### design/flow/config.mk
export PLATFORM = sky130hd
export DESIGN_NAME = risc16_core
export DESIGN_NICKNAME = risc16_core
export VERILOG_FILES = /design/flow/design.v
export SDC_FILE = /design/flow/constraint.sdc
export NUM_CORES = 4
export LEC_CHECK = 0
export CAP_MARGIN = 20
export CORE_MARGIN = 2
export CORE_UTILIZATION = 40
export SLEW_MARGIN = 20
### design/flow/constraint.sdc
create_clock -name core_clock -period 7.0 [get_ports {clk}]
set_input_delay 1.4000 -clock core_clock [delete_from_list [all_inputs] [get_ports {clk}]]
set_output_delay 1.4000 -clock core_clock [all_outputs]
set_load 0.01 [all_outputs]
### design/flow/design.v
module regbank (
input logic clk, regwe, regrd,
input logic [4:0] rd_addr, rs_addr, wr_addr,
input logic [15:0] write_data,
output logic [15:0] rd, rs
); 
	logic [15:0] myreg[31:0];
	always_ff @(posedge clk)
	begin
		if (regwe)
		begin 
			if (wr_addr==0) myreg[wr_addr] <= 0;
			else if (wr_addr==1) myreg[wr_addr] <= 16'h0001;
			else myreg[wr_addr] <= write_data;
		end
	end
	assign rs = (regrd)? myreg[rs_addr]:0;
	assign rd = (regrd)? myreg[rd_addr]:0;
endmodule
module signExt (input logic [4:0] data_in,
		output logic [15:0] data_out);
	assign data_out = {{12{data_in[4]}},data_in[3:0]};
endmodule
module myAlu (input logic [15:0] A, B,
		input logic alusrc, reset,
                input logic [2:0] alu_cb,
                output logic [15:0] ALUOUT,
		output logic [3:0] status);
	logic [15:0] comp;
        always_comb
        begin
		if (reset)
		begin
			status = 4'd0;
			ALUOUT = 16'd0;
			comp = 16'd0;
		end
		else if (alusrc)
		begin
			case (alu_cb)
                        3'b000: begin  
				comp = 16'd0;
				ALUOUT = $signed(A) + $signed(B);
				if (ALUOUT == 16'd0)
					status[3] = 1'b1;
				else
					status[3] = 1'b0;
				if (ALUOUT[15] == 1'b1)
					status[2] = 1'b1;
				else
					status[2] = 1'b0;
				if ((A[15]==1'b0) && (B[15]==1'b0) && (ALUOUT[15] == 1'b1))
					status[1] = 1'b1;
				else
					status[1] = 1'b0;
				if ((A[15]==1'b1) && (B[15]==1'b1) && (ALUOUT[15] == 1'b0))
					status[1] = 1'b1;
				else
					status[1] = 1'b0;
				if (A>=B)
					status[0] = 1'b1;
				else
					status[0] = 1'b0;
				end
                        3'b001: begin  
				comp = 16'd0;
				ALUOUT = $signed(A) - $signed(B);
				if (A == B)
					status[3] = 1'b1;
				else
					status[3] = 1'b0;
				if (ALUOUT[15] == 1'b1)
					status[2] = 1'b1;
				else
					status[2] = 1'b0;
				if ((A[15]==1'b0) && (B[15]==1'b1) && (ALUOUT[15] == 1'b1))
					status[1] = 1'b1;
				else
					status[1] = 1'b0;
				if ((A[15]==1'b1) && (B[15]==1'b0) && (ALUOUT[15] == 1'b0))
					status[1] = 1'b1;
				else
					status[1] = 1'b0;
				if (A>=B)
					status[0] = 1'b1;
				else
					status[0] = 1'b0;
				end
			3'b010: begin  
				comp = 16'd0;
				ALUOUT = A&B;
				status[1] = 1'b0;
				if (ALUOUT == 16'd0)
					status[3] = 1'b1;
				else
					status[3] = 1'b0;
				if (ALUOUT[15] == 1'b1)
					status[2] = 1'b1;
				else
					status[2] = 1'b0;
				if (A>=B)
					status[0] = 1'b1;
				else
					status[0] = 1'b0;
				end
			3'b011: begin  
				comp = 16'd0;
				ALUOUT = A|B;
				status[1] = 1'b0;
				if (ALUOUT == 16'd0)
					status[3] = 1'b1;
				else
					status[3] = 1'b0;
				if (ALUOUT[15] == 1'b1)
					status[2] = 1'b1;
				else
					status[2] = 1'b0;
				if (A>=B)
					status[0] = 1'b1;
				else
					status[0] = 1'b0;
				end
			3'b100: begin  
				comp = 16'd0;
				ALUOUT = ~B;
				status[1] = 1'b0;
				status[0] = 1'b0;
				if (ALUOUT == 16'd0)
					status[3] = 1'b1;
				else
					status[3] = 1'b0;
				if (ALUOUT[15] == 1'b1)
					status[2] = 1'b1;
				else
					status[2] = 1'b0;
				end
			3'b101: begin
				ALUOUT = 16'd0;  
				comp = $signed(A) - $signed(B);
				if (A == B)
					status[3] = 1'b1;
				else
					status[3] = 1'b0;
				if (comp[15] == 1'b1)
					status[2] = 1'b1;
				else
					status[2] = 1'b0;
				if ((A[15]==1'b0) && (B[15]==1'b1) && (comp[15] == 1'b1))
					status[1] = 1'b1;
				else
					status[1] = 1'b0;
				if ((A[15]==1'b1) && (B[15]==1'b0) && (comp[15] == 1'b0))
					status[1] = 1'b1;
				else
					status[1] = 1'b0;
				if (A>=B)
					status[0] = 1'b1;
				else
					status[0] = 1'b0;
				end
			default: begin
				ALUOUT = 16'd0;
				comp = 16'd0;
				status = 4'd0;
				end
			endcase
		end
		else 
		begin
			ALUOUT = 16'd0;
			comp = 16'd0;
			status = 4'd0;
                end
	end
endmodule
module datapath(
input logic clk, reg_we,alusrc,reg_rd,lw_add_e,sw_add_e, lwi, w0, w1, reset,
input logic [2:0] alu_cb,
input logic [4:0] lw_addr, sw_addr_d, sw_addr_s,
input wire [15:0] ins,
input  wire [15:0] data_in,
input logic [6:0] mem_addr,
output logic ri,
output logic [6:0] addr,
output logic [6:0] daddr,
output logic [15:0] data,
output logic [3:0] status
);
logic [15:0] rd, rs, aluout, rs_reg, rs_im, reg_in;
logic [4:0] rbank_wr,rd_addr,rs_addr;
regbank my_reg(.clk(clk), .regwe(reg_we), .regrd(reg_rd), .rd_addr(rd_addr), .rs_addr(rs_addr), .wr_addr(rbank_wr), .write_data(reg_in), .rd(rd), .rs(rs_reg) );
myAlu alu(.A(rd), .B(rs), .alusrc(alusrc), .reset(reset), .alu_cb(alu_cb), .ALUOUT(aluout), .status(status[3:0]));
signExt sign(.data_in(ins[5:1]), .data_out(rs_im));
assign rs = (ins[11])? rs_im : rs_reg; 
assign addr = mem_addr;
assign daddr = (lw_add_e||sw_add_e) ? (rs_reg[6:0]):7'b0;
always_comb
begin
	if (lwi)
	begin
		reg_in = ins[15:0];
	end
	else if (lw_add_e)
	begin
		reg_in = data_in[15:0];
	end
	else
	begin
		reg_in = aluout;
	end
	if (w0) rbank_wr = 0;
	else if (w1) rbank_wr = 5'b00001;
	else if (lwi) rbank_wr = lw_addr;
	else rbank_wr = ins[10:6];
	if (sw_add_e)
	begin
		rd_addr = sw_addr_d;
		rs_addr = sw_addr_s;
		data = rd[15:0];
		ri = 1'b0;
	end
	else
	begin
		rd_addr = ins[10:6];
		rs_addr = ins[5:1];
		data = 16'b0;
		ri = 1'b1;
	end
end
endmodule
module control(
input logic start, clk, reset, 
input logic [3:0] status,
input wire [15:0] ins, 
output logic [2:0] alu_cb,
output logic [4:0] lw_addr, sw_addr_d, sw_addr_s,
output logic [6:0] mem_addr,
output logic mem_we,reg_we,alusrc,reg_rd,lw_add_e,sw_add_e,lwi,done,w0,w1);
	logic [6:0] pc,ra;
	logic lwe,swe,swd,go,stop, lwei,lw_add_ei,mem_rd;
	logic [3:0] status_int;
	typedef enum logic [3:0] {s0, s1, s2, s3, s4, s5, s6, s7,s8,s9,s10,s11} statetype;
        statetype state, nextstate;
	always_ff @(posedge clk)
	begin
		if (reset)  state <= s0;
		else if (start) state <= s1;
		else if (go) state <= nextstate;
	end
	always_comb
        begin
                case (state)
                        s0: begin
				if(start) nextstate = s1;
				else nextstate = s0;
			    end
                        s1: nextstate = s2;
			s2: nextstate = s3;
			s3: nextstate = s5;
                        s4: begin 
				if(lwei) nextstate = s6;
				else if(lwe) nextstate = s8;
				else if (stop) nextstate = s9;
				else nextstate = s5;
			    end
			s5: nextstate = s4;
			s6: nextstate = s7;
			s7: nextstate = s10;
			s8: nextstate = s11;
                        s9: begin
				if (start) nextstate = s1; 
				else nextstate = s9;
			    end
			s10: nextstate = s11;
			s11: nextstate = s4;
			default: nextstate = s0;
                endcase
        end
	always_ff @(posedge clk)
	begin
	if (nextstate == s0)
	begin 
		go <= 1'b0;
		done <= 1'b0;
		stop <= 1'b0;
		alusrc <= 1'b0;
		reg_we <= 1'b0;
		lwe <= 1'b0;
		swe <= 1'b0;
		mem_rd <= 1'b1;
		reg_rd <= 1'b0;
		w0 <= 1'b0;
		w1 <= 1'b0;
		lw_add_e <= 1'b0;
		sw_add_e <= 1'b0;
		lwi <= 1'b0;
		lwei <= 1'b0;
		swd <= 1'b0;
		alu_cb <= 3'b0;
		lw_addr <= 4'b0;
		sw_addr_d <= 4'b0;
		sw_addr_s <= 4'b0;
		lw_add_ei <= 1'b0;
		pc <= 7'd0;
		ra <= 7'd0;
		status_int <= 4'b0;
	end
	else if (nextstate == s1)
	begin
		go <= 1'b1;
		done <= 1'b0;
		reg_rd <= 1'b1;
	end
	else if (nextstate == s2)
	begin
		w0 <= 1'b1;
		reg_we <= 1'b1;
	end
	else if (nextstate == s3)
	begin
		w0 <= 1'b0;
		w1 <= 1'b1;
		mem_rd <= 1'b1;
		reg_we <= 1'b1;
	end
	else if (nextstate == s4)
	begin
		reg_we <= 1'b0;
		mem_rd <= 1'b1;
		alusrc <= 1'b0;
		status_int <= status;
		if (lwe)
			begin
			reg_we <= 1'b1;
			end	
	end
	else if (nextstate == s5)
	begin
	w1 <= 1'b0;
	case (ins[15:12])
	4'd0: begin	
		alusrc <= 1'b0;
		reg_we <= 1'b0;
		lwe <= 1'b0;
		swe <= 1'b0;
		mem_rd <= 1'b1;
		reg_rd <= 1'b1;
		lwi <= 1'b0;
		if (ins[0])
		begin	
			stop <= 1'b1;
			pc <= pc;
		end
		else
			pc <= pc + 1;
	     end
	4'd1: begin
		alu_cb <= 3'b0;
		alusrc <= 1'b1;
		reg_we <= 1'b1;
		lwi <= 1'b0;
		lwe <= 1'b0;
		swe <= 1'b0;
		lw_add_e <= 1'b0;
		sw_add_e <= 1'b0;
		pc <= pc + 1;
	     end
	4'd2: begin
		alu_cb <= 3'b001;
		alusrc <= 1'b1;
		reg_we <= 1'b1;
		lwi <= 1'b0;
		lwe <= 1'b0;
		swe <= 1'b0;
		lw_add_e <= 1'b0;
		sw_add_e <= 1'b0;
		pc <= pc + 1;
	     end
	4'd3: begin
		alu_cb <= 3'b010;
		alusrc <= 1'b1;
		reg_we <= 1'b1;
		lwi <= 1'b0;
		lwe <= 1'b0;
		swe <= 1'b0;
		lw_add_e <= 1'b0;
		sw_add_e <= 1'b0;
		pc <= pc + 1;
	     end
	4'd4: begin
		alu_cb <= 3'b011;
		alusrc <= 1'b1;
		reg_we <= 1'b1;
		lwi <= 1'b0;
		lwe <= 1'b0;
		swe <= 1'b0;
		lw_add_e <= 1'b0;
		sw_add_e <= 1'b0;
		pc <= pc + 1;
	     end
	4'd5: begin
		alu_cb <= 3'b100;
		alusrc <= 1'b1;
		reg_we <= 1'b1;
		lwi <= 1'b0;
		lwe <= 1'b0;
		swe <= 1'b0;
		lw_add_e <= 1'b0;
		sw_add_e <= 1'b0;
		pc <= pc + 1;
	     end 
	4'd6: begin
		alu_cb <= 3'b101;
		alusrc <= 1'b1;
		reg_we <= 1'b0;
		lwi <= 1'b0;
		lwe <= 1'b0;
		swe <= 1'b0;
		lw_add_e <= 1'b0;
		sw_add_e <= 1'b0;
		pc <= pc + 1;
	     end
	4'd7:begin
		alusrc <= 1'b0;
		reg_we <= 1'b0;
		sw_add_e <= 1'b0;
		swe <= 1'b0;
		lw_addr <= ins[10:6];
		if (ins[11])
		begin 
		lwei <= 1'b1;
		pc <= pc+1;
		end
		else
		begin
		lw_add_e <= 1'b1;
		lwei <= 1'b0;
		lwe <= 1'b1;
		pc <= pc;
		end
	   end
	4'd8:begin
		sw_addr_d <= ins[10:6];
		sw_addr_s <= ins[5:1];
		alusrc <= 1'b0;
		reg_we <= 1'b0;
		lw_add_e <= 1'b0;
		sw_add_e <= 1'b1;
		lwe <= 1'b0;
		lwi <= 1'b0;
		pc <= pc + 1;
	   end
	4'd9: begin
		alusrc <= 1'b0;
		reg_we <= 1'b0;
		lwe <= 1'b0;
		swe <= 1'b0;
		lwi <= 1'b0;
		lw_add_e <= 1'b0;
		sw_add_e <= 1'b0;
		pc <= ins[7:1];
	     end
	4'd10: begin
		alusrc <= 1'b0;
		reg_we <= 1'b0;
		lwi <= 1'b0;
		lwe <= 1'b0;
		swe <= 1'b0;
		lw_add_e <= 1'b0;
		sw_add_e <= 1'b0;
		if (status_int[3])
		pc <= ins[7:1];
		else pc <= pc + 1;
	     end
	4'd11: begin
		alusrc <= 1'b0;
		reg_we <= 1'b0;
		lwi <= 1'b0;
		lwe <= 1'b0;
		swe <= 1'b0;
		lw_add_e <= 1'b0;
		sw_add_e <= 1'b0;
		if (status_int[3] == 1'b0)
		pc <= ins[7:1];
		else pc <= pc + 1;
	     end
	4'd12: begin
		alusrc <= 1'b0;
		reg_we <= 1'b0;
		lwi <= 1'b0;
		lwe <= 1'b0;
		swe <= 1'b0;
		lw_add_e <= 1'b0;
		sw_add_e <= 1'b0;
		if (status_int[0])
		pc <= ins[7:1];
		else pc <= pc + 1;
	     end
	4'd13: begin
		alusrc <= 1'b0;
		reg_we <= 1'b0;
		lwi <= 1'b0;
		lwe <= 1'b0;
		swe <= 1'b0;
		lw_add_e <= 1'b0;
		sw_add_e <= 1'b0;
		if (status_int[2])
		pc <= ins[7:1];
		else pc <= pc + 1;
	     end
	4'd14: begin
		alusrc <= 1'b0;
		reg_we <= 1'b0;
		lwi <= 1'b0;
		lwe <= 1'b0;
		swe <= 1'b0;
		lw_add_e <= 1'b0;
		sw_add_e <= 1'b0;
		ra <= pc+1;
		pc <= ins[7:1];
	     end
	4'd15: begin
		alusrc <= 1'b0;
		reg_we <= 1'b0;
		lwi <= 1'b0;
		lwe <= 1'b0;
		swe <= 1'b0;
		lw_add_e <= 1'b0;
		sw_add_e <= 1'b0;
		pc <= ra;
	     end
	endcase
	end		
	else if (nextstate == s6)
	begin
		lwei <= 1'b0;		 
	end
	else if (nextstate == s7)
	begin
		lwi <= 1'b1;
		reg_we <= 1'b1;		 
	end
	else if (nextstate == s10)
	begin
		lwi <= 1'b0;
		reg_we <= 1'b0;
		pc <= pc + 1;
	end
	else if (nextstate == s8)
	begin
		lwe <= 1'b0;
		reg_we <= 1'b0;
		lw_add_e <= 1'b0;
		pc <= pc + 1;
	end
	else if (nextstate == s9)
	begin
		go <= 1'b0;
		lw_add_e <= 1'b0;
		sw_add_e <= 1'b0;
		swd <= 1'b0;
		alusrc <= 1'b0;
		reg_we <= 1'b0;
		lwe <= 1'b0;
		swe <= 1'b0;
		mem_rd <= 1'b0;
		reg_rd <= 1'b0;
		stop <= 1'b0;
		done <= 1'b1;
	end
	end
	assign mem_we=(mem_rd)?1'b1:1'b0;
	assign mem_addr = pc;
endmodule
module risc16_core (
input  logic        clk, reset, start,
output logic        done,
output logic [6:0]  imem_addr,
input  logic [15:0] imem_rdata,
output logic [6:0]  dmem_addr,
output logic        dmem_we,
output logic [15:0] dmem_wdata,
input  logic [15:0] dmem_rdata
);
logic mem_we,reg_we,alusrc,reg_rd,lw_add_e,sw_add_e,lwi,w0,w1,ri;
logic [3:0] status;
logic [6:0] c_mem_addr,d_addr,daddr_in;
logic [15:0] ins, rdata_in;
logic [2:0] alu_cb;
logic [4:0] lw_addr,sw_addr_d, sw_addr_s;
assign ins = imem_rdata;
assign imem_addr = d_addr;
assign dmem_addr = daddr_in;
assign dmem_we = ~ri;
assign dmem_wdata = rdata_in;
control cb(.start(start), .clk(clk), .reset(reset), .status(status), .ins(ins), .alu_cb(alu_cb), .mem_addr(c_mem_addr), .mem_we(mem_we),.reg_we(reg_we),.alusrc(alusrc),.reg_rd(reg_rd),.lw_add_e(lw_add_e),.sw_add_e(sw_add_e),.lwi(lwi),.done(done), .w0(w0), .w1(w1), .lw_addr(lw_addr), .sw_addr_d(sw_addr_d), .sw_addr_s(sw_addr_s));
datapath dp(.clk(clk), .reg_we(reg_we), .alusrc(alusrc), .reg_rd(reg_rd), .lw_add_e(lw_add_e), .sw_add_e(sw_add_e), .lwi(lwi), .alu_cb(alu_cb), .mem_addr(c_mem_addr), .ins(ins), .addr(d_addr), .data(rdata_in), .status(status), .w0(w0), .w1(w1), .reset(reset), .lw_addr(lw_addr), .data_in(dmem_rdata), .daddr(daddr_in), .ri(ri), .sw_addr_d(sw_addr_d), .sw_addr_s(sw_addr_s));
endmodule
### design/flow/run.sh
#!/bin/bash
# the make line also repeats each setting of config.mk as NAME=value (left out here)
make -C /OpenROAD-flow-scripts/flow DESIGN_CONFIG=/design/flow/config.mk WORK_HOME=/design/flow/orfs CLKGATE_MAP_FILE= finish
==> reports/results.tsv, run 1 <==
metric	value	unit
status	no timing/DRC/antenna violations	
grt_antenna_before_repair	2	
cts_tree	yes	
yosysTopAreaCellShare	47.5	%
crit_buf_inv	6	
crit_end	dmem_wdata[12]	
reg2reg_to	dp.my_reg.myreg[29][14]	
vias_per_cell	6.42	
slowest_delay	0.56	ns
critical_path_depth	15	
edf_count	512	
warnings	61	
ys_cells	2934	
seq_area_frac_synth	51.4	%
simple_gate_area_share	14.9	%
cp_max_fo	35	
critPathKind	input port to primary output	
worstHoldStart	cb.state[1]	
rr_worst_depth	22	
path_cells	clkdlybuf4s50_1 -> nor2b_1 -> a21oi_4 -> buf_12 -> buf_12 -> buf_4 -> mux4_2 -> nand2_1 -> and3_1 -> a311oi_1 -> a31oi_1 -> nor2b_1 -> inv_1 -> nor2_1 -> clkdlybuf4s50_1	
grt_max_degree	83	
startpoint_type	input port	
pwr-share-seq	44.7	%
synthAoiAreaFrac	15.1	%
power_frac_comb	17.1	%
fa_ha_area_share	2.11	%
ys_top_cells_by_count	nand2_1 (519), edfxtp_1 (512), nor2_1 (167)	
yosysWarnings	4	
hold-path-cell-count	2	
cap_violations	0	
topCellsByArea	edfxtp_1 (47%), mux4_2 (9.2%), nand2_1 (6.0%)	
finClkSkew	0.0623	ns
root_buffer	clkbuf_16	
stdcell_count	4200	
floorplan.core_util	40.3	%
top_power_group	registers	
p_int	6.21	mW
synthArstFlopShare	0	%
holdCritPathClass	flip-flop to flip-flop	
p_sw	2.26	mW
drv_slew	0	
rows	104	
rsz0062_at_grt	false	
synthCells	2934	
xor_share	0.699	%
antenna-diode-count	0	
final_nets	3183	
powerSeq	3.79	mW
wl	120000	um
clk-insertion-delay-late	0.65	ns
final_antenna_net_count	0	
ios	67	
core	80300	sq um
finalHoldViolCount	0	
min_period	6.76	ns
die_w	289	um
hpwl	80700	um
syn_to_final_growth	17.2	%
switching_share	26.7	%
drtPass1Iterations	6	
dpl_worst_slack	-0.0420	ns
power_density	223	nW/um^2
grt_util_all_layers	28.6	%
power_frac_clock	38.2	%
cts-htree-levels	2	
flop_cell	edfxtp_1	
p_clk	3.23	mW
slowest_stage	clkdlybuf4s50_1	
ys_ff	575	
finalWeightedCongestion	0.953	
grt-ovfl-total	0	
yosysMostFrequentCell	nand2_1	
synth_area	32400	sq um
routedWlPerCell	28.6	um
placed_cells	4093	
worst_pin_slew	1.08	ns
setup_slack	0.237	ns
crit_required	5.60	ns
clockBufferDepth	3	
die-area	83300	sq um
fin_util	47.3	%
holdBufCountCts	0	
cp_top_family	buffers and inverters	
critPathArrivalTime	5.36	ns
path_clk_slew	0.05	ns
drtIter0Drc	3444	
grt_pass1_vias	26400	
ys_sh_mux	11.6	%
holdPathEnd	cb.state[1]	
fmax	148	MHz
drc_errors	0	
ys_top_logic_family	AND-OR/OR-AND gates	
crit_start	imem_rdata[7]	
p_comb	1.45	mW
synth_cell_type_count	93	
fp.dieH	289	um
grt_pass1_wl	176000	um
syn_avg_cell_area	11.0	sq um
rrSetupSlack	0.64	ns
num_vias	26900	
port_buffers	66	
relSlewSlack	28.0	%
endpoint_kind	primary output	
leakagePower	13.0	nW
peakVddDrop	0.196	mV
crit-reg2reg-launch	cb.sw_add_e	
top_area_cell	edfxtp_1	
ys_area	32400	sq um
whs	0.454	ns
numCtsBuffers	59	
fp_nets	3023	
finalCritPeriodShare	96.6	%
cts_sinks	575	
setup_viol	0	
==> area by class of cell <==
type	instances	area [sq um]
clock buffers	78	1580
clock inverters	29	375
fillers	7222	42300
inverters	77	289
multi-input cells	2052	14800
flip-flops and latches	575	16600
well taps	1060	1330
repair buffers	329	2980
==> per-layer routing <==
metal / GRT usage [%] / vias to the layer above / share of wire (%)
met4: 12.5 / 2 / 4.7
met2: 43.5 / 1704 / 44
met5: 0 / - / 0.011
met3: 5.82 / 323 / 11
met1: 39.5 / 13400 / 40
li1: - / 11500 / -
==> metrics by stage <==
step | power [mW] | TNS (ns) | instance area, sq um
after floorplan | 4.67 | 0 | 32400
after global placement | 5.27 | 0 | 36000
after detailed placement | 5.28 | -1.23 | 36000
after CTS | 8.48 | 0 | 37900
after global routing | 8.74 | 0 | 38000
final | 8.47 | 0 | 38000
==> timing repair <==
action,4_1_cts,5_1_grt
endpoints found under the hold margin,0,0
setup endpoints to repair,0,4
resized,0,2
setup buffers,0,0
==> inputs of run 2 (changes only) <==
Settings changed: CORE_UTILIZATION 40 to 65, CTS_CLUSTER_SIZE set to 24, SETUP_SLACK_MARGIN set to 0.63.
Clock period 7.0 ns to 4.87 ns, I/O delays scaled along.
==> run 2 against run 1 <==
Net effect:
- synthesized area stayed put
- synthesized cell count stayed put
- the flow now stops in global routing (5_1_grt)
- die size is 38% lower
==> reports/results.tsv, run 2 <==
metric	value	unit	change
ys_ff	575		unchanged
dpl_worst_slack	-1.80	ns	-1.76 ns
ys_sh_mux	11.6	%	unchanged
port_buffers	66		unchanged
stop_stage	global routing (5_1_grt)		
fp_nets	3023		unchanged
floorplan.core_util	66.0	%	+26 points
ios	67		unchanged
die-area	51600	sq um	-38%
synth_area	32400	sq um	unchanged
ys_area	32400	sq um	unchanged
synthArstFlopShare	0	%	unchanged
ys_cells	2934		unchanged
cts-htree-levels	2		unchanged
seq_area_frac_synth	51.4	%	unchanged
edf_count	512		unchanged
simple_gate_area_share	14.9	%	unchanged
yosysMostFrequentCell	nand2_1		
synthCells	2934		unchanged
rows	81		-22%
yosysTopAreaCellShare	47.5	%	unchanged
synth_cell_type_count	93		unchanged
status	did not finish		
synthAoiAreaFrac	15.1	%	unchanged
numCtsBuffers	58		-1.7%
ys_top_cells_by_count	nand2_1 (519), edfxtp_1 (512), nor2_1 (167)		
tool.error	[ERROR GRT-0232] Routing congestion too high. Check the congestion heatmap in the GUI.		
grt_util_all_layers	75.3	%	
syn_avg_cell_area	11.0	sq um	unchanged
flop_cell	edfxtp_1		
grt-ovfl-total	46		
yosysWarnings	4		unchanged
die_w	227	um	-21%
ys_top_logic_family	AND-OR/OR-AND gates		
fp.dieH	227	um	-21%
xor_share	0.699	%	unchanged
topCellsByArea	edfxtp_1 (47%), mux4_2 (9.2%), nand2_1 (6.0%)		
hpwl	83900	um	+4.0%
core	49100	sq um	-39%
top_area_cell	edfxtp_1		
root_buffer	clkbuf_16		
fa_ha_area_share	2.11	%	unchanged
finalWeightedCongestion	1.01		+6.0%
clockBufferDepth	3		unchanged
cts_sinks	575		unchanged
## run 2: through the flow
step	std cells	cell area (sq um)
4_1_cts	4132	41400
3_5_place_dp	3962	37800
3_3_place_gp	3962	37800
2_1_floorplan	2934	33100
## run 2: what timing repair did
item                                    4_1_cts
pin swaps                                    53
endpoints found under the setup margin      506
gates resized                               178
hold buffers                                  0
cloned                                       13
buffers inserted                             49
## run 2: per-layer routing
metal  overflow  track usage, %
met1          1            75.6
met2         19            89.2
met3          3            64.5
met4         23            70.2
met5          0            42.0
==> inputs of run 3 (changes only) <==
Settings changed: CAP_MARGIN 20 to 35, CELL_PAD_IN_SITES_DETAIL_PLACEMENT set to 0, CELL_PAD_IN_SITES_GLOBAL_PLACEMENT set to 3, CORE_UTILIZATION 65 to 17, CTS_CLUSTER_SIZE 24 to 85, MIN_ROUTING_LAYER set to met2, PLACE_DENSITY_LB_ADDON set to 0.01, SETUP_SLACK_MARGIN 0.63 to 0.01, TNS_END_PERCENT set to 40.
Clock period 4.87 ns to 3.93 ns, I/O delays scaled along.
==> run 3 against run 2 <==
Net effect:
- now fails the layout checks on setup timing
- synthesized area unchanged
- die size rose to 3.8 times the previous value
- synthesized cell count did not move
==> reports/results.tsv, run 3 <==
metric	value	unit	change
final_antenna_net_count	0		
crit_start	cb.sw_add_e		
cts_sinks	575		unchanged
critPathArrivalTime	6.04	ns	
whs	0.450	ns	
yosysWarnings	4		unchanged
final.fill_count	19900		
path_clk_slew	0.06	ns	
peakVddDrop	0.261	mV	
stdcell_count	6321		
cp_top_family	AND-OR/OR-AND gates		
p_sw	5.78	mW	
critPathKind	flip-flop to flip-flop		
ys_top_logic_family	AND-OR/OR-AND gates		
finalWeightedCongestion	0.886		-12%
final_nets	3821		
yosysMostFrequentCell	nand2_1		
violations	setup timing		
clk-insertion-delay-late	0.74	ns	
synthCells	2934		unchanged
ys_ff	575		unchanged
powerSeq	6.77	mW	
warnings	68		
drtIter0Drc	5445		
fin_tns_setup	-716.42	ns	
worst_pin_slew	0.873	ns	
drv_slew	0		
simple_gate_area_share	14.9	%	unchanged
grt_pass1_wl	267000	um	
crit_required	4.40	ns	
synthAoiAreaFrac	15.1	%	unchanged
grt_util_all_layers	30.5	%	
grt_pass1_vias	44700		
num_vias	38900		
power_frac_clock	41.1	%	
finalHoldViolCount	0		
port_buffers	66		unchanged
floorplan.core_util	17.1	%	-49 points
flop_cell	edfxtp_1		
worstHoldStart	cb.state[1]		
min_period	5.56	ns	
syn_avg_cell_area	11.0	sq um	unchanged
rrSetupSlack	-1.63	ns	
reg2reg_to	dp.my_reg.myreg[28][6]		
drc_errors	0		
routedWlPerCell	32.0	um	
crit_end	dp.my_reg.myreg[28][6]		
power_density	383	nW/um^2	
holdPathEnd	cb.state[1]		
ys_cells	2934		unchanged
wl	202000	um	
xor_share	0.699	%	unchanged
relSlewSlack	41.8	%	
setup_slack	-1.63	ns	
cp_max_fo	17		
comb_area	16300	sq um	
holdBufCountCts	0		unchanged
slowest_delay	0.43	ns	
ys_sh_mux	11.6	%	unchanged
p_clk	7.66	mW	
placed_cells	6042		+52%
numCtsBuffers	81		+40%
ios	67		unchanged
edf_count	512		unchanged
p_comb	4.24	mW	
die_w	440	um	+94%
crit-reg2reg-launch	cb.sw_add_e		
hpwl	141000	um	+69%
vias_per_cell	6.15		
startpoint_type	flip-flop		
drtPass1Iterations	8		
endpoint_kind	flip-flop		
topCellsByArea	edfxtp_1 (47%), mux4_2 (9.2%), nand2_1 (6.0%)		
fmax	180	MHz	
hold-path-cell-count	2		
switching_share	31.0	%	
power_frac_comb	22.7	%	
ys_area	32400	sq um	unchanged
pwr-share-seq	36.2	%	
crit_buf_inv	11		
clockBufferDepth	3		unchanged
leakagePower	17.3	nW	
yosysTopAreaCellShare	47.5	%	unchanged
root_buffer	clkbuf_16		
p_int	12.9	mW	
top_area_cell	edfxtp_1		
fp.dieH	440	um	+94%
grt-ovfl-total	0		
top_power_group	clock		
cts_tree	yes		
slowest_stage	dfxtp_4		
die-area	194000	sq um	+280%
synth_area	32400	sq um	unchanged
finalCritPeriodShare	142	%	
grt_antenna_before_repair	3		
cap_violations	0		
syn_to_final_growth	50.6	%	
setup_viol	538		
finClkSkew	0.0316	ns	
fp_nets	3023		unchanged
synth_cell_type_count	93		unchanged
core	190000	sq um	+290%
seq_area	16600	sq um	
cts-htree-levels	3		+1
crit_top_cell	buf_4		
fa_ha_area_share	2.11	%	unchanged
rows	160		+98%
critical_path_depth	27		
grt_max_degree	71		
holdCritPathClass	flip-flop to flip-flop		
rsz0062_at_grt	true		
status	finished with violations		
seq_area_frac_synth	51.4	%	unchanged
rr_worst_depth	27		
synthArstFlopShare	0	%	unchanged
ys_top_cells_by_count	nand2_1 (519), edfxtp_1 (512), nor2_1 (167)		
run 3: layer usage:
metal  part of all wire (%)  global-route usage (%)  wire length (um)
met1                      0                       -                 0
met5                    1.3                    8.31              2710
met2                     49                    34.7             99700
met4                    4.3                    3.78              8680
met3                     45                    44.0             91100
run 3: per-stage QoR:
step / total power [mW] / cell area [sq um] / setup WS, ns / utilization [%]
global placement: 10.6 / 43000 / -3.18 / 22.7
detailed placement: 10.5 / 43100 / -2.91 / 22.7
CTS: 18.5 / 47300 / -1.76 / 24.9
finish: 18.7 / 48800 / -1.63 / 25.7
global route: 19.4 / 48800 / -1.87 / 25.7
floorplan: 8.44 / 33000 / -1.28 / -
run 3: area by class of cell:
cell class / instances / area share, %
Clock buffer: 106 / 4.43
Timing Repair Buffer: 944 / 19.9
Clock inverter: 41 / 0.967
Inverter: 77 / 0.600
Sequential cell: 575 / 34.1
Tap cell: 2511 / 6.44
Antenna cell: 14 / 0.0718
Multi-Input combinational cell: 2053 / 33.5
run 3: repair_timing:
item	in CTS	in global routing
pin swaps	29	66
setup buffers	46	54
gates cloned	10	9
endpoints found under the setup margin	538	538
gates resized	186	171
==> inputs of run 4 (changes only) <==
Settings changed: CAP_MARGIN 35 to 5, CELL_PAD_IN_SITES_GLOBAL_PLACEMENT 3 to 1, CORE_ASPECT_RATIO set to 1.22, CORE_UTILIZATION 17 to 72, CTS_CLUSTER_DIAMETER set to 359, CTS_CLUSTER_SIZE 85 to unset, GPL_ROUTABILITY_DRIVEN set to 0, GPL_TIMING_DRIVEN set to 1, MIN_ROUTING_LAYER met2 to unset, PLACE_DENSITY_LB_ADDON 0.01 to 0.22, SETUP_SLACK_MARGIN 0.01 to -0.13.
Clock period 3.93 ns to 2.02 ns, I/O delays scaled along.
==> run 4 against run 3 <==
Net effect:
- the flow now stops in global placement without I/O (3_1_place_gp_skip_io)
- die size is 76% lower
- synthesized cell count unchanged
- synthesized area stayed put
==> reports/results.tsv, run 4 <==
metric	value	unit	change
status	did not finish		
stop_stage	global placement without I/O (3_1_place_gp_skip_io)		
tool.error	[ERROR FLW-0024] Place density exceeds 1.0 (current PLACE_DENSITY_LB_ADDON =  0.22). Please check if the value of  PLACE_DENSITY_LB_ADDON is between 0 and 0.99.		
ys_cells	2934		unchanged
flop_cell	edfxtp_1		
synth_cell_type_count	93		unchanged
xor_share	0.699	%	unchanged
synthAoiAreaFrac	15.1	%	unchanged
ys_top_cells_by_count	nand2_1 (519), edfxtp_1 (512), nor2_1 (167)		
synth_area	32400	sq um	unchanged
synthArstFlopShare	0	%	unchanged
edf_count	512		unchanged
rows	85		-47%
top_area_cell	edfxtp_1		
simple_gate_area_share	14.9	%	unchanged
ys_area	32400	sq um	unchanged
fa_ha_area_share	2.11	%	unchanged
die_w	196	um	-55%
seq_area_frac_synth	51.4	%	unchanged
ys_sh_mux	11.6	%	unchanged
ys_top_logic_family	AND-OR/OR-AND gates		
core	44200	sq um	-77%
synthCells	2934		unchanged
die-area	46700	sq um	-76%
yosysMostFrequentCell	nand2_1		
floorplan.core_util	73.2	%	+56 points
yosysWarnings	4		unchanged
fp_nets	3023		unchanged
yosysTopAreaCellShare	47.5	%	unchanged
ys_ff	575		unchanged
topCellsByArea	edfxtp_1 (47%), mux4_2 (9.2%), nand2_1 (6.0%)		
syn_avg_cell_area	11.0	sq um	unchanged
fp.dieH	238	um	-46%
==> inputs of run 5 (changes only) <==
Settings changed: ABC_AREA set to 1, CAP_MARGIN 5 to 20, CELL_PAD_IN_SITES_DETAIL_PLACEMENT 0 to unset, CELL_PAD_IN_SITES_GLOBAL_PLACEMENT 1 to unset, CORE_ASPECT_RATIO 1.22 to unset, CORE_UTILIZATION 72 to 58, CTS_CLUSTER_DIAMETER 359 to unset, GPL_ROUTABILITY_DRIVEN 0 to unset, GPL_TIMING_DRIVEN 1 to unset, PLACE_DENSITY_LB_ADDON 0.22 to unset, SETUP_SLACK_MARGIN -0.13 to unset, TNS_END_PERCENT 40 to unset.
Clock period 2.02 ns to 3.67 ns, I/O delays scaled along.
==> run 5 against run 4 <==
Net effect:
- synthesized cell count up 22%
- synthesized area down 2.7%
- now fails the layout checks on setup timing
- die size up 20%
==> reports/results.tsv, run 5 <==
metric	value	unit	change
status	finished with violations		
violations	setup timing		
holdCritPathClass	flip-flop to flip-flop		
edf_count	512		unchanged
drtIter0Drc	5353		
synthArstFlopShare	0	%	unchanged
p_clk	6.08	mW	
finClkSkew	0.0812	ns	
ys_top_cells_by_count	nand2_1 (853), edfxtp_1 (512), nand3_1 (490)		
pwr-share-seq	42.5	%	
reg2reg_to	dp.my_reg.myreg[21][10]		
startpoint_type	flip-flop		
yosysMostFrequentCell	nand2_1		
min_period	5.04	ns	
holdPathEnd	cb.state[0]		
worst_pin_slew	1.23	ns	
ys_area	31500	sq um	-2.7%
p_int	11.9	mW	
p_comb	3.55	mW	
critPathKind	flip-flop to flip-flop		
simple_gate_area_share	21.6	%	+6.7 points
slowest_delay	0.34	ns	
die_w	237	um	+21%
final_antenna_net_count	0		
powerSeq	7.12	mW	
syn_avg_cell_area	8.84	sq um	-20%
grt_antenna_before_repair	3		
ys_cells	3566		+22%
clk-insertion-delay-late	0.70	ns	
hpwl	85900	um	
post_dp_cell_area	38200	sq um	
rows	85		unchanged
xor_share	0.528	%	-0.17 points
finalHoldViolCount	0		
peakVddDrop	0.589	mV	
drtPass1Iterations	14		
top_area_cell	edfxtp_1		
worstHoldStart	cb.state[0]		
critical_path_depth	30		
port_buffers	66		
fp_nets	3655		+21%
critPathArrivalTime	5.53	ns	
switching_share	28.8	%	
cp_top_family	AND-OR/OR-AND gates		
crit_required	4.16	ns	
vias_per_cell	6.68		
warnings	66		
cts_sinks	575		
grt-ovfl-total	0		
finalWeightedCongestion	1.03		
die-area	56200	sq um	+20%
cp_max_fo	23		
setup_viol	538		
crit_top_cell	buf_12		
fa_ha_area_share	2.17	%	+0.058 points
power_density	405	nW/um^2	
synth_cell_type_count	54		-42%
finalCritPeriodShare	137	%	
yosysTopAreaCellShare	48.8	%	+1.3 points
synthAoiAreaFrac	16.2	%	+1.1 points
ys_sh_mux	0	%	-12 points
core	53800	sq um	+22%
synth_area	31500	sq um	-2.7%
endpoint_kind	flip-flop		
flop_cell	edfxtp_1		
crit-reg2reg-launch	cb.sw_add_e		
numCtsBuffers	60		
seq_area_frac_synth	52.8	%	+1.4 points
wl	129000	um	
cts-htree-levels	2		
slowest_stage	dfxtp_2		
drv_slew	0		
relSlewSlack	17.8	%	
postLayoutCellArea	41400	sq um	
rsz0062_at_grt	true		
leakagePower	16.3	nW	
yosysWarnings	4		unchanged
final_nets	4248		
crit_buf_inv	10		
power_frac_clock	36.3	%	
clockBufferDepth	3		
ys_ff	575		unchanged
power_frac_comb	21.2	%	
fp.dieH	237	um	-0.48%
ios	67		
grt_pass1_vias	31800		
setup_slack	-1.37	ns	
cts_tree	yes		
hold-path-cell-count	1		
num_vias	32800		
rrSetupSlack	-1.37	ns	
top_power_group	registers		
ys_top_logic_family	simple AND/OR/NAND/NOR gates		
crit_end	dp.my_reg.myreg[21][10]		
cap_violations	0		
synthCells	3566		+22%
grt_max_degree	38		
root_buffer	clkbuf_16		
final.fill_count	3708		
p_sw	4.83	mW	
whs	0.462	ns	
topCellsByArea	edfxtp_1 (49%), nand2_1 (10%), nand3_1 (7.8%)		
fmax	199	MHz	
grt_util_all_layers	45.5	%	
drc_errors	0		
rr_worst_depth	30		
path_clk_slew	0.06	ns	
floorplan.core_util	58.6	%	-15 points
grt_pass1_wl	192000	um	
routedWlPerCell	26.3	um	
crit_start	cb.sw_add_e		
syn_to_final_growth	31.3	%	
[run 5: routing by layer]
| metal | vias to the layer above | GRT usage, % | wire length [um] |
|---|---|---|---|
| li1 | 13900 | - | - |
| met1 | 15200 | 56.8 | 44100 |
| met2 | 2879 | 70.3 | 56200 |
| met3 | 759 | 12.9 | 19100 |
| met4 | 0 | 28.3 | 9850 |
| met5 | - | 0 | 0 |
[run 5: per-stage QoR]
step	setup WS [ns]	instances	total power [mW]	util (%)	setup TNS [ns]
2_1_floorplan	-1.00	3566	8.79	-	-357.09
3_3_place_gp	-2.45	4745	10.4	70.9	-969.18
3_5_place_dp	-2.50	4745	10.4	70.9	-1009.10
4_1_cts	-1.21	4902	16.5	76.4	-459.74
5_1_grt	-1.53	4905	17.1	76.9	-596.04
6_report	-1.37	4907	16.8	76.9	-518.64
[run 5: cell type report]
type,count,area [sq um],area share (%)
multi-input combinational,2519,13800,33.5
clock buffer,79,1600,3.86
inverter,238,916,2.21
sequential,575,16600,40.2
timing repair buffer,765,7160,17.3
clock inverter,33,344,0.832
antenna,2,5.00,0.0121
tap,696,871,2.11
[run 5: timing repair]
action,4_1_cts,5_1_grt
setup buffers,32,2
endpoints found under the setup margin,538,538
gates resized,117,42
pin swaps,39,8
hold buffers,0,0
gates cloned,14,0
==> inputs of run 6 (changes only) <==
Settings changed: CELL_PAD_IN_SITES_DETAIL_PLACEMENT set to 2, CELL_PAD_IN_SITES_GLOBAL_PLACEMENT set to 1, CORE_UTILIZATION 58 to 40, CTS_CLUSTER_DIAMETER set to 394, CTS_CLUSTER_SIZE set to 96, GPL_ROUTABILITY_DRIVEN set to 0, MAX_ROUTING_LAYER set to met4, MIN_ROUTING_LAYER set to met2, SETUP_SLACK_MARGIN set to 0.54.
Clock period 3.67 ns to 5.42 ns, I/O delays scaled along.
==> run 6 against run 5 <==
Net effect:
- the run now fails in global routing (5_1_grt)
- synthesized cell count unchanged
- synthesized area unchanged
- die size up 44%
==> reports/results.tsv, run 6 <==
metric	value	unit	change
ys_top_logic_family	simple AND/OR/NAND/NOR gates		
synthArstFlopShare	0	%	unchanged
yosysTopAreaCellShare	48.8	%	unchanged
dpl_worst_slack	-1.34	ns	+1.16 ns
fa_ha_area_share	2.17	%	unchanged
ios	67		unchanged
fp.dieH	285	um	+20%
synthAoiAreaFrac	16.2	%	unchanged
ys_top_cells_by_count	nand2_1 (853), edfxtp_1 (512), nand3_1 (490)		
grt-ovfl-total	19		
status	did not finish		
syn_avg_cell_area	8.84	sq um	unchanged
topCellsByArea	edfxtp_1 (49%), nand2_1 (10%), nand3_1 (7.8%)		
cts-htree-levels	1		-1
holdBufCountCts	0		unchanged
clockBufferDepth	3		unchanged
stop_stage	global routing (5_1_grt)		
die_w	285	um	+20%
root_buffer	clkbuf_16		
cts_sinks	575		unchanged
top_area_cell	edfxtp_1		
rows	102		+20%
port_buffers	66		unchanged
fp_nets	3655		unchanged
core	77700	sq um	+44%
synth_area	31500	sq um	unchanged
numCtsBuffers	9		-85%
synth_cell_type_count	54		unchanged
simple_gate_area_share	21.6	%	unchanged
ys_sh_mux	0	%	unchanged
seq_area_frac_synth	52.8	%	unchanged
ys_ff	575		unchanged
die-area	81000	sq um	+44%
ys_cells	3566		unchanged
synthCells	3566		unchanged
xor_share	0.528	%	unchanged
grt_util_all_layers	76.0	%	
yosysWarnings	4		unchanged
hpwl	109000	um	+27%
ys_area	31500	sq um	unchanged
flop_cell	edfxtp_1		
edf_count	512		unchanged
yosysMostFrequentCell	nand2_1		
floorplan.core_util	40.5	%	-18 points
tool.error	[ERROR GRT-0116] Global routing finished with congestion. Check the congestion regions in the DRC Viewer.		
-- run 6: stage by stage --
stage	std cells	power (mW)	hold WS [ns]	utilization, %	area [sq um]
after CTS	5142	9.15	0.477	53.3	41400
after detailed placement	4996	7.20	0.449	48.7	37800
after global placement	4996	7.09	0.436	48.7	37800
after floorplan	3566	5.94	0.424	-	32000
-- run 6: routing by layer --
metal	GRT overflow	global-route usage (%)
met3	12	84.2
met1	-	-
met5	-	-
met4	6	50.2
met2	1	81.7
-- run 6: timing repair --
item                                    in CTS
endpoints found under the setup margin     474
hold endpoints to repair                     0
resized                                    383
cloned                                      30
buffers inserted                           103
pin swaps                                  101
==> inputs of run 7 (changes only) <==
Settings changed: ABC_AREA 1 to unset, CELL_PAD_IN_SITES_DETAIL_PLACEMENT 2 to unset, CELL_PAD_IN_SITES_GLOBAL_PLACEMENT 1 to unset, CORE_UTILIZATION 40 to 52, CTS_CLUSTER_DIAMETER 394 to unset, CTS_CLUSTER_SIZE 96 to unset, GPL_ROUTABILITY_DRIVEN 0 to unset, MAX_ROUTING_LAYER met4 to unset, MIN_ROUTING_LAYER met2 to unset, SETUP_SLACK_MARGIN 0.54 to unset.
Clock period 5.42 ns to 4.39 ns, I/O delays scaled along.
==> run 7 against run 6 <==
Net effect:
- now fails the layout checks on setup timing
- die size shrank 21%
- synthesized cell count is 18% lower
- synthesized area up 2.8%
==> reports/results.tsv, run 7 <==
metric	value	unit	change
core	61600	sq um	-21%
topCellsByArea	edfxtp_1 (47%), mux4_2 (9.2%), nand2_1 (6.0%)		
min_period	5.52	ns	
drtIter0Drc	4222		
xor_share	0.699	%	+0.17 points
rr_worst_depth	21		
floorplan.core_util	52.6	%	+12 points
busiest_layer	met2		
cp_top_family	AND-OR/OR-AND gates		
drv_slew	0		
ys_ff	575		unchanged
grt_pass1_vias	28100		
yosysTopAreaCellShare	47.5	%	-1.3 points
cts-htree-levels	3		+2
drc_errors	0		
syn_to_final_growth	31.8	%	
numCtsBuffers	66		+57
grt_use_met3	10.3	%	
crit_buf_inv	7		
grt_util_all_layers	39.4	%	
rrSetupSlack	-1.13	ns	
startpoint_type	flip-flop		
power_frac_clock	39.4	%	
yosysMostFrequentCell	nand2_1		
die-area	64300	sq um	-21%
met1_usage	53.2	%	
violations	setup timing		
vias_per_cell	6.63		
p_sw	4.14	mW	
setup_viol	508		
fp_nets	3023		-17%
ys_cells	2934		-18%
holdCritPathClass	flip-flop to flip-flop		
critical_path_depth	21		
grt_max_degree	63		
crit_start	cb.sw_add_e		
rows	91		-11%
peakVddDrop	0.505	mV	
crit_end	dp.my_reg.myreg[13][11]		
critPathKind	flip-flop to flip-flop		
relSlewSlack	26.6	%	
num_vias	29100		
holdPathEnd	cb.lw_addr[4]		
top_area_cell	edfxtp_1		
leakagePower	15.5	nW	
cap_violations	0		
power_density	350	nW/um^2	
status	finished with violations		
final_antenna_net_count	0		
p_clk	5.89	mW	
finalWeightedCongestion	0.958		
finalCritPeriodShare	126	%	
synth_area	32400	sq um	+2.8%
fp.dieH	254	um	-11%
crit-reg2reg-launch	cb.sw_add_e		
ys_area	32400	sq um	+2.8%
grt_util_met2	60.0	%	
fin_tns_setup	-391.08	ns	
finClkSkew	0.0556	ns	
switching_share	27.7	%	
crit_top_cell	buf_4		
reg2reg_to	dp.my_reg.myreg[13][11]		
grt_pass1_wl	183000	um	
seq_area_frac_synth	51.4	%	-1.4 points
p_comb	3.02	mW	
crit_required	4.74	ns	
yosysWarnings	4		unchanged
power_frac_comb	20.2	%	
fmax	181	MHz	
edf_count	512		unchanged
hold-path-cell-count	2		
cts_sinks	575		unchanged
routedWlPerCell	29.1	um	
top_power_group	registers		
ios	67		unchanged
endpoint_kind	flip-flop		
warnings	64		
holdBufCountCts	0		unchanged
cp_max_fo	32		
worst_pin_slew	1.10	ns	
flop_cell	edfxtp_1		
cts_tree	yes		
ys_sh_mux	11.6	%	+12 points
synthArstFlopShare	0	%	unchanged
rsz0062_at_grt	true		
clk-insertion-delay-late	0.64	ns	
grt_antenna_before_repair	2		
worstHoldStart	cb.lw_addr[4]		
final_nets	3593		
synth_cell_type_count	93		+72%
pwr-share-seq	40.4	%	
synthCells	2934		-18%
fa_ha_area_share	2.11	%	-0.058 points
clockBufferDepth	3		unchanged
slowest_delay	0.46	ns	
antenna-diode-count	0		
ys_top_logic_family	AND-OR/OR-AND gates		
simple_gate_area_share	14.9	%	-6.7 points
postLayoutCellArea	42700	sq um	
finalHoldViolCount	0		
post_dp_cell_area	38600	sq um	+2.1%
synthAoiAreaFrac	15.1	%	-1.1 points
drtPass1Iterations	7		
slowest_stage	dfxtp_4		
die_w	254	um	-11%
hpwl	85500	um	-22%
critPathArrivalTime	5.87	ns	
p_int	10.8	mW	
root_buffer	clkbuf_16		
powerSeq	6.05	mW	
grt-ovfl-total	0		
path_clk_slew	0.06	ns	
wl	128000	um	
syn_avg_cell_area	11.0	sq um	+25%
setup_slack	-1.13	ns	
path_cells	buf_6 -> mux2_4 -> buf_4 -> buf_6 -> buf_4 -> a211oi_1 -> a311oi_1 -> a311oi_1 -> a211oi_2 -> nor3_4 -> or2_2 -> inv_1 -> ha_1 -> buf_4 -> nor4_4 -> nor2_1 -> mux2_2 -> a221o_1 -> a221oi_2 -> o22ai_2 -> buf_12		
port_buffers	66		unchanged
ys_top_cells_by_count	nand2_1 (519), edfxtp_1 (512), nor2_1 (167)		
==> run 7: per-stage QoR <==
step	std cells	setup WS [ns]	power, mW	util [%]	hold slack (ns)
after CTS	4371	-1.27	14.8	68.4	0.461
after floorplan	2934	-0.891	7.57	-	0.427
after global routing	4391	-1.29	15.3	69.3	0.489
final	4391	-1.13	15.0	69.3	0.464
after global placement	4193	-2.42	8.76	62.7	0.442
after detailed placement	4194	-2.47	8.78	62.7	0.452
==> run 7: what timing repair did <==
item / 4_1_cts / 5_1_grt
buffers inserted: 55 / 19
gates cloned: 8 / 1
endpoints found under the setup margin: 506 / 538
gates resized: 136 / 74
pin swaps: 41 / 35
==> run 7: layer usage <==
metal  wire, um  vias up
met5          9        -
met3      16600      420
met4       6500        2
met1      48300    14200
met2      56300     2073
li1           -    12400
==> run 7: final cells by class <==
cell class	count	area (sq um)
fillers	4487	18900
repair buffers	730	6770
flip-flops and latches	575	16600
clock buffers	78	1710
clock inverters	40	636
multi-input cells	2054	15600
well taps	837	1050
inverters	77	295
==> inputs of run 8 (changes only) <==
Settings changed: CORE_UTILIZATION 52 to 66, HOLD_SLACK_MARGIN set to -0.09, MAX_ROUTING_LAYER set to met4, SETUP_SLACK_MARGIN set to -0.48, TNS_END_PERCENT set to 45.
Clock period 4.39 ns to 6.33 ns, I/O delays scaled along.
==> run 8 against run 7 <==
Net effect:
- the layout still fails its checks (setup timing)
- die size shrank 21%
- sequential cell count is the same
- worst hold slack gained 0.0016 ns
- sequential power shrank 31%
- register-to-register slack gained 1.3 ns
- first-iteration DRC count grew 29%
- final cell count shrank 12%
- non-clock buffer count shrank 314
- clock skew grew 0.0016 ns
- final area shrank 10%
- total power shrank 36%
- critical endpoint is now dmem_wdata[13]
- largest cell class unchanged
- largest power group unchanged
- highest routed layer is now met4
==> reports/results.tsv, run 8 <==
metric	value	unit	change
slowest_stage	mux4_2		
yosysWarnings	4		unchanged
slowest_delay	0.58	ns	+0.12 ns
rr_worst_depth	23		+9.5%
finalHoldViolCount	0		unchanged
wl	122000	um	-4.5%
crit-reg2reg-launch	cb.sw_add_e		
p_int	6.96	mW	-36%
ios	67		unchanged
setup_viol	30		-94%
ys_top_cells_by_count	nand2_1 (519), edfxtp_1 (512), nor2_1 (167)		
p_clk	3.66	mW	-38%
drv_slew	0		unchanged
drtIter0Drc	5429		+29%
die-area	50900	sq um	-21%
synth_cell_type_count	93		unchanged
crit_buf_inv	8		+1
die_w	226	um	-11%
synthCells	2934		unchanged
xor_share	0.699	%	unchanged
flop_cell	edfxtp_1		
status	finished with violations		
startpoint_type	input port		
stdcell_count	3855		-12%
worst_pin_slew	1.19	ns	+0.0862 ns
fmax	152	MHz	
holdBufCountCts	0		unchanged
yosysMostFrequentCell	nand2_1		
powerSeq	4.20	mW	-31%
crit_top_cell	buf_4		
numCtsBuffers	58		-12%
post_cts_buffers	0		-100%
cts_resized	0		-100%
fp_nets	3023		unchanged
leakagePower	13.5	nW	-13%
worstHoldStart	cb.state[0]		
cts_sinks	575		unchanged
rows	81		-11%
grt_util_all_layers	49.6	%	+10 points
top_power_group	registers		
setup_slack	-0.262	ns	+0.871 ns
holdPathEnd	cb.state[0]		
grt_max_degree	59		-6.3%
reg2reg_to	dp.my_reg.myreg[24][14]		
syn_to_final_growth	18.2	%	
critical_path_depth	15		-29%
ys_cells	2934		unchanged
cap_violations	0		unchanged
p_sw	2.63	mW	-37%
path_clk_slew	0.06	ns	about the same
power_frac_comb	18.0	%	-2.2 points
power.total	9.59	mW	-36%
ys_top_logic_family	AND-OR/OR-AND gates		
finClkSkew	0.0571	ns	+0.00158 ns
cp_max_fo	20		-38%
post_dp_cell_area	36300	sq um	-6.1%
seq_area_frac_synth	51.4	%	unchanged
syn_avg_cell_area	11.0	sq um	unchanged
postLayoutCellArea	38300	sq um	-10%
fin_util	78.7	%	+9.4 points
pwr-share-seq	43.8	%	+3.4 points
crit_start	imem_rdata[6]		
holdCritPathClass	flip-flop to flip-flop		
topCellsByArea	edfxtp_1 (47%), mux4_2 (9.2%), nand2_1 (6.0%)		
peakVddDrop	0.421	mV	-17%
grt_pass1_wl	179000	um	-2.4%
final_nets	3269		-9.0%
edf_count	512		unchanged
cts-htree-levels	2		-1
drtPass1Iterations	9		+2
hpwl	77600	um	-9.3%
root_buffer	clkbuf_16		
switching_share	27.4	%	-0.29 points
min_period	6.59	ns	
endpoint_kind	primary output		
warnings	64		unchanged
finalWeightedCongestion	1.04		+8.1%
fp.dieH	226	um	-11%
yosysTopAreaCellShare	47.5	%	unchanged
crit_required	5.06	ns	+0.32 ns
finalCritPeriodShare	104	%	-22 points
critPathKind	input port to primary output		
grt_pass1_vias	28500		+1.6%
synthAoiAreaFrac	15.1	%	unchanged
placed_cells	3742		-11%
power_frac_clock	38.2	%	-1.2 points
critPathArrivalTime	5.33	ns	-0.54 ns
port_buffers	66		unchanged
path_cells	clkdlybuf4s50_1 -> mux2i_4 -> buf_12 -> buf_4 -> buf_4 -> buf_4 -> mux4_2 -> nand2_1 -> nand3_1 -> a31oi_1 -> nor2b_1 -> buf_4 -> inv_1 -> nor2_1 -> clkdlybuf4s50_1		
rrSetupSlack	0.16	ns	+1.29 ns
violations	setup timing		
final_antenna_net_count	0		unchanged
synthArstFlopShare	0	%	unchanged
comb_area	14700	sq um	-5.4%
fa_ha_area_share	2.11	%	unchanged
ys_area	32400	sq um	unchanged
fin_tns_setup	-1.10	ns	+389.98 ns
power_density	250	nW/um^2	-29%
clk-insertion-delay-late	0.67	ns	+0.03 ns
grt_antenna_before_repair	1		-1
crit_end	dmem_wdata[13]		
hold-path-cell-count	1		-1
grt-ovfl-total	0		unchanged
final.fill_count	2860		-36%
cts_tree	yes		
clockBufferDepth	3		unchanged
drc_errors	0		unchanged
p_comb	1.73	mW	-43%
simple_gate_area_share	14.9	%	unchanged
top_area_cell	edfxtp_1		
ys_sh_mux	11.6	%	unchanged
floorplan.core_util	66.6	%	+14 points
seq_area	16600	sq um	unchanged
vias_per_cell	7.63		+15%
relSlewSlack	20.7	%	-5.9 points
ys_ff	575		unchanged
num_vias	29400		+1.0%
synth_area	32400	sq um	unchanged
cp_top_family	buffers and inverters		
core	48600	sq um	-21%
routedWlPerCell	31.6	um	+8.8%
-- run 8: area by class of cell --
class / count / share of cell area (%)
sequential: 575 / 43.5
timing repair buffer: 416 / 9.93
clock buffer: 69 / 3.98
inverter: 77 / 0.755
multi-input combinational: 2052 / 38.5
clock inverter: 41 / 1.31
antenna: 3 / 0.0196
tap: 622 / 2.03
-- run 8: per-stage QoR --
stage               worst slack (ns)  hold WS [ns]
floorplan                     -0.536         0.427
global placement              -0.330         0.436
detailed placement            -0.411         0.453
CTS                           -0.198         0.464
global route                  -0.400         0.485
finish                        -0.262         0.466
-- run 8: routing by layer --
metal	share of wire (%)	global-route usage, %	vias up
li1	-	-	11700
met1	32	61.2	13600
met2	42	71.0	3163
met3	17	15.5	941
met4	9.1	32.2	0
met5	0	-	-
==> inputs of run 9 (changes only) <==
Settings changed: ABC_AREA set to 0, CELL_PAD_IN_SITES_DETAIL_PLACEMENT set to 1, CORE_ASPECT_RATIO set to 1.31, CORE_UTILIZATION 66 to 48, GPL_ROUTABILITY_DRIVEN set to 0, GPL_TIMING_DRIVEN set to 1, MAX_ROUTING_LAYER met4 to unset, MIN_ROUTING_LAYER set to met1, PLACE_DENSITY set to 0.48, SETUP_SLACK_MARGIN -0.48 to -0.42, SLEW_MARGIN 20 to 5, TNS_END_PERCENT 45 to 10.
Clock period 6.33 ns to 6.38 ns, I/O delays scaled along.
==> run 9 against run 8 <==
Net effect:
- the layout still fails its checks (setup timing)
- global-route usage fell by 12 points
- total power fell by 3.0%
- register-to-register slack got worse by 0.10 ns
- largest cell class unchanged
==> reports/results.tsv, run 9 <==
metric	value	unit	change
grt-ovfl-total	0		unchanged
die-area	69600	sq um	+37%
cap_violations	0		unchanged
clk-insertion-delay-late	0.66	ns	about the same
crit_end	dmem_wdata[12]		
pwr-share-seq	44.8	%	+1.0 points
min_period	6.55	ns	
fp_nets	3023		unchanged
grt_pass1_wl	193000	um	+8.1%
port_buffers	66		unchanged
holdCritPathClass	flip-flop to flip-flop		
num_vias	27800		-5.5%
grt_pass1_vias	29100		+2.2%
vias_per_cell	6.70		-12%
status	finished with violations		
endpoint_kind	primary output		
top_power_group	registers		
yosysWarnings	4		unchanged
ys_top_logic_family	AND-OR/OR-AND gates		
crit_required	5.10	ns	+0.04 ns
finalHoldViolCount	0		unchanged
fa_ha_area_share	2.11	%	unchanged
hpwl	90000	um	+16%
seq_area_frac_synth	51.4	%	unchanged
synth_area	32400	sq um	unchanged
power_frac_comb	18.5	%	+0.5 points
warnings	64		unchanged
hold-path-cell-count	2		+1
p_sw	2.60	mW	-1.2%
die_w	231	um	+2.4%
root_buffer	clkbuf_16		
flop_cell	edfxtp_1		
post_cts_buffers	0		unchanged
holdPathEnd	cb.lw_addr[3]		
fmax	153	MHz	
drc_errors	0		unchanged
leakagePower	13.5	nW	+0.48%
ys_area	32400	sq um	unchanged
cts-htree-levels	2		unchanged
startpoint_type	input port		
yosysTopAreaCellShare	47.5	%	unchanged
power.total	9.30	mW	-3.0%
syn_to_final_growth	19.2	%	
setup_viol	38		+27%
grt_max_degree	64		+8.5%
core	67100	sq um	+38%
power_density	241	nW/um^2	-3.8%
edf_count	512		unchanged
ys_cells	2934		unchanged
clockBufferDepth	3		unchanged
synthAoiAreaFrac	15.1	%	unchanged
rrSetupSlack	0.06	ns	-0.10 ns
path_clk_slew	0.06	ns	about the same
reg2reg_to	dp.my_reg.myreg[19][14]		
synth_cell_type_count	93		unchanged
p_int	6.70	mW	-3.7%
synthArstFlopShare	0	%	unchanged
routedWlPerCell	32.0	um	+1.1%
holdBufCountCts	0		unchanged
wl	132000	um	+8.6%
topCellsByArea	edfxtp_1 (47%), mux4_2 (9.2%), nand2_1 (6.0%)		
final_nets	3295		+0.80%
path_cells	clkdlybuf4s50_1 -> mux2i_4 -> buf_12 -> buf_4 -> buf_4 -> buf_12 -> buf_4 -> mux4_2 -> nand2_1 -> a311oi_1 -> buf_4 -> a31oi_1 -> nor2b_1 -> buf_4 -> inv_1 -> nor2_1 -> clkdlybuf4s50_1		
cts_tree	yes		
yosysMostFrequentCell	nand2_1		
cts_resized	1		+1
cp_max_fo	21		+5.0%
ys_ff	575		unchanged
rr_worst_depth	22		-4.3%
crit_top_cell	buf_4		
finalCritPeriodShare	103	%	-1.5 points
relSlewSlack	26.2	%	+5.5 points
power_frac_clock	36.8	%	-1.4 points
ios	67		unchanged
syn_avg_cell_area	11.0	sq um	unchanged
drtIter0Drc	2478		-54%
floorplan.core_util	48.3	%	-18 points
switching_share	27.9	%	+0.51 points
p_clk	3.42	mW	-6.6%
fin_util	57.5	%	-21 points
simple_gate_area_share	14.9	%	unchanged
cp_top_family	buffers and inverters		
crit-reg2reg-launch	cb.sw_add_e		
crit_buf_inv	10		+2
critPathArrivalTime	5.27	ns	-0.06 ns
powerSeq	4.16	mW	-1%
setup_slack	-0.170	ns	+0.0928 ns
slowest_stage	mux4_2		
ys_top_cells_by_count	nand2_1 (519), edfxtp_1 (512), nor2_1 (167)		
slowest_delay	0.53	ns	-0.05 ns
drv_slew	0		unchanged
peakVddDrop	0.258	mV	-39%
violations	setup timing		
drtPass1Iterations	5		-4
synthCells	2934		unchanged
grt_util_all_layers	38.1	%	-12 points
xor_share	0.699	%	unchanged
cts_sinks	575		unchanged
p_comb	1.72	mW	about the same
critPathKind	input port to primary output		
worstHoldStart	cb.lw_addr[3]		
fp.dieH	301	um	+34%
ys_sh_mux	11.6	%	unchanged
numCtsBuffers	59		+1.7%
final_antenna_net_count	0		unchanged
worst_pin_slew	1.10	ns	-0.0887 ns
rows	109		+35%
finClkSkew	0.0182	ns	-0.0389 ns
grt_antenna_before_repair	1		unchanged
top_area_cell	edfxtp_1		
crit_start	imem_rdata[6]		
critical_path_depth	17		+2
run 9: layout make-up:
cell class	instances	area [sq um]
fill	7017	28500
sequential	575	16600
multi-input combinational	2052	14700
timing repair buffer	441	3970
clock buffer	73	1580
tap	888	1110
clock inverter	36	294
inverter	77	289
antenna	1	2.50
run 9: per-stage QoR:
| step | cells | TNS [ns] | instance area [sq um] | worst slack (ns) | hold slack (ns) |
|---|---|---|---|---|---|
| finish | 4143 | -4.04 | 38600 | -0.170 | 0.468 |
| global route | 4142 | -30.65 | 38600 | -0.370 | 0.491 |
| CTS | 4142 | -2.52 | 38600 | -0.367 | 0.471 |
| detailed placement | 4033 | -126.10 | 36700 | -0.720 | 0.462 |
| global placement | 4033 | -97.38 | 36700 | -0.643 | 0.443 |
| floorplan | 2934 | -62.27 | 32400 | -0.576 | 0.427 |
run 9: metal layers:
metal	track usage, %	vias up	wire, um
li1	-	11700	-
met1	46.4	14200	49200
met2	63.8	1417	64200
met3	6.27	435	10300
met4	22.6	0	8750
met5	0	-	0
==> inputs of run 10 (changes only) <==
Settings changed: ABC_AREA 0 to unset, CELL_PAD_IN_SITES_DETAIL_PLACEMENT 1 to unset, CORE_ASPECT_RATIO 1.31 to unset, CORE_UTILIZATION 48 to 40, GPL_ROUTABILITY_DRIVEN 0 to unset, GPL_TIMING_DRIVEN 1 to unset, HOLD_SLACK_MARGIN -0.09 to unset, MIN_ROUTING_LAYER met1 to unset, PLACE_DENSITY 0.48 to unset, SETUP_SLACK_MARGIN -0.42 to 1.42, SLEW_MARGIN 5 to 20, TNS_END_PERCENT 10 to unset.
Clock period 6.38 ns to 6.85 ns, I/O delays scaled along.
==> run 10 against run 9 <==
Net effect:
- now clean on timing, DRC and antenna
- sequential power fell by 6.7%
- die size rose by 20%
- largest power group is now clock
- synthesized cell count did not move
- critical endpoint is now dp.my_reg.myreg[21][12]
- sequential share of layout area fell by 4.8 points
- total power rose by 6.4%
- synthesized area did not move
- clock power rose by 16%
- via count rose by 4.3%
- clock skew rose by 0.010 ns
- core utilization fell by 3.4 points
- combinational power rose by 19%
- register-to-register slack improved by 1.2 ns
==> reports/results.tsv, run 10 <==
metric	value	unit	change
peakVddDrop	0.205	mV	-21%
synthAoiAreaFrac	15.1	%	unchanged
floorplan.core_util	40.3	%	-7.9 points
drc_errors	0		unchanged
ys_top_logic_family	AND-OR/OR-AND gates		
numCtsBuffers	61		+3.4%
wl_met3	16700	um	+63%
relSlewSlack	13.9	%	-12 points
port_buffers	66		unchanged
yosysWarnings	4		unchanged
holdCritPathClass	flip-flop to flip-flop		
cp_max_fo	16		-24%
antenna-diode-count	0		-1
rows	104		-4.6%
topRoutingLayerUsed	met4		
critPathArrivalTime	6.10	ns	+0.83 ns
finalWeightedCongestion	0.950		
drv_slew	0		unchanged
top_area_cell	edfxtp_1		
synthArstFlopShare	0	%	unchanged
topCellsByArea	edfxtp_1 (47%), mux4_2 (9.2%), nand2_1 (6.0%)		
ys_top_cells_by_count	nand2_1 (519), edfxtp_1 (512), nor2_1 (167)		
xor_share	0.699	%	unchanged
routedWlPerCell	30.7	um	-4.1%
slowest_stage	mux4_2		
ys_cells	2934		unchanged
ios	67		unchanged
crit_required	7.26	ns	+2.16 ns
clockBufferDepth	3		unchanged
seq_area_frac_synth	51.4	%	unchanged
fin_tns_setup	0	ns	+4.04 ns
holdBufCountCts	0		unchanged
placed_cells	4137		+2.6%
edf_count	512		unchanged
stdcell_count	4448		+7.4%
wl	136000	um	+3.0%
final_nets	3425		+3.9%
yosysMostFrequentCell	nand2_1		
worst_pin_slew	1.29	ns	+0.193 ns
crit_end	dp.my_reg.myreg[21][12]		
p_sw	2.69	mW	+3.7%
fp_nets	3023		unchanged
fin_util	54.2	%	-3.4 points
die_w	289	um	+25%
crit-reg2reg-launch	cb.sw_addr_d[0]		
hold-path-cell-count	2		unchanged
drtIter0Drc	3851		+55%
ys_ff	575		unchanged
post_dp_cell_area	36700	sq um	unchanged
min_period	5.68	ns	
syn_to_final_growth	34.3	%	
fmax	176	MHz	
power_density	228	nW/um^2	-5.5%
power.total	9.90	mW	+6.4%
rr_worst_depth	25		+14%
rrSetupSlack	1.25	ns	+1.19 ns
warnings	64		unchanged
worstHoldStart	cb.state[1]		
top_power_group	clock		
simple_gate_area_share	14.9	%	unchanged
finalCritPeriodShare	82.9	%	-20 points
power_frac_comb	20.7	%	+2.2 points
ys_area	32400	sq um	unchanged
p_clk	3.97	mW	+16%
fa_ha_area_share	2.11	%	unchanged
grt_antenna_before_repair	2		+1
cts_sinks	575		unchanged
synth_cell_type_count	93		unchanged
critical_path_depth	29		+12
ys_sh_mux	11.6	%	unchanged
die-area	83300	sq um	+20%
critPathKind	input port to flip-flop		
slowest_delay	0.46	ns	-0.07 ns
finClkSkew	0.0285	ns	+0.0103 ns
cap_violations	0		unchanged
final_antenna_net_count	0		unchanged
status	no timing/DRC/antenna violations		
clk-insertion-delay-late	0.66	ns	about the same
postLayoutCellArea	43500	sq um	+13%
wl_met2	61700	um	-3.8%
fp.dieH	289	um	-4.2%
pwr-share-seq	39.2	%	-5.6 points
setup_viol	0		-100%
power_frac_clock	40.1	%	+3.3 points
vias_per_cell	6.51		-2.8%
final.fill_count	6502		-7.3%
finalHoldViolCount	0		unchanged
grt_pass1_wl	187000	um	-3.3%
powerSeq	3.88	mW	-6.7%
synth_area	32400	sq um	unchanged
root_buffer	clkbuf_16		
switching_share	27.2	%	-0.70 points
p_comb	2.05	mW	+19%
grt_max_degree	68		+6.3%
yosysTopAreaCellShare	47.5	%	unchanged
flop_cell	edfxtp_1		
hpwl	81400	um	-9.5%
num_vias	29000		+4.3%
crit_buf_inv	10		unchanged
startpoint_type	input port		
grt_util_all_layers	30.7	%	-7.4 points
cts-htree-levels	2		unchanged
run 10: per-stage QoR:
stage               hold WS, ns  worst slack, ns
floorplan                 0.427             1.00
global placement          0.439           -0.143
detailed placement        0.451           -0.248
CTS                       0.460             1.22
global route              0.494             1.09
finish                    0.462             1.17
run 10: layout make-up:
| type | count | area [sq um] | area share, % |
|---|---|---|---|
| flip-flops and latches | 575 | 16600 | 38.3 |
| well taps | 1060 | 1330 | 3.05 |
| multi-input cells | 2058 | 16400 | 37.7 |
| clock buffers | 71 | 1650 | 3.80 |
| repair buffers | 563 | 6370 | 14.7 |
| inverters | 77 | 304 | 0.699 |
| clock inverters | 44 | 771 | 1.77 |
run 10: per-layer routing:
metal	GRT usage, %	up-vias
li1	-	12100
met1	41.0	14300
met5	0	-
met3	6.17	482
met2	48.1	2167
met4	14.2	0
run 10: timing repair:
action | CTS | global route
cloned | 20 | 25
setup endpoints to repair | 442 | 394
pin swaps | 54 | 72
buffers inserted | 71 | 78
gates resized | 236 | 221
Power and IR drop assume default switching activity.
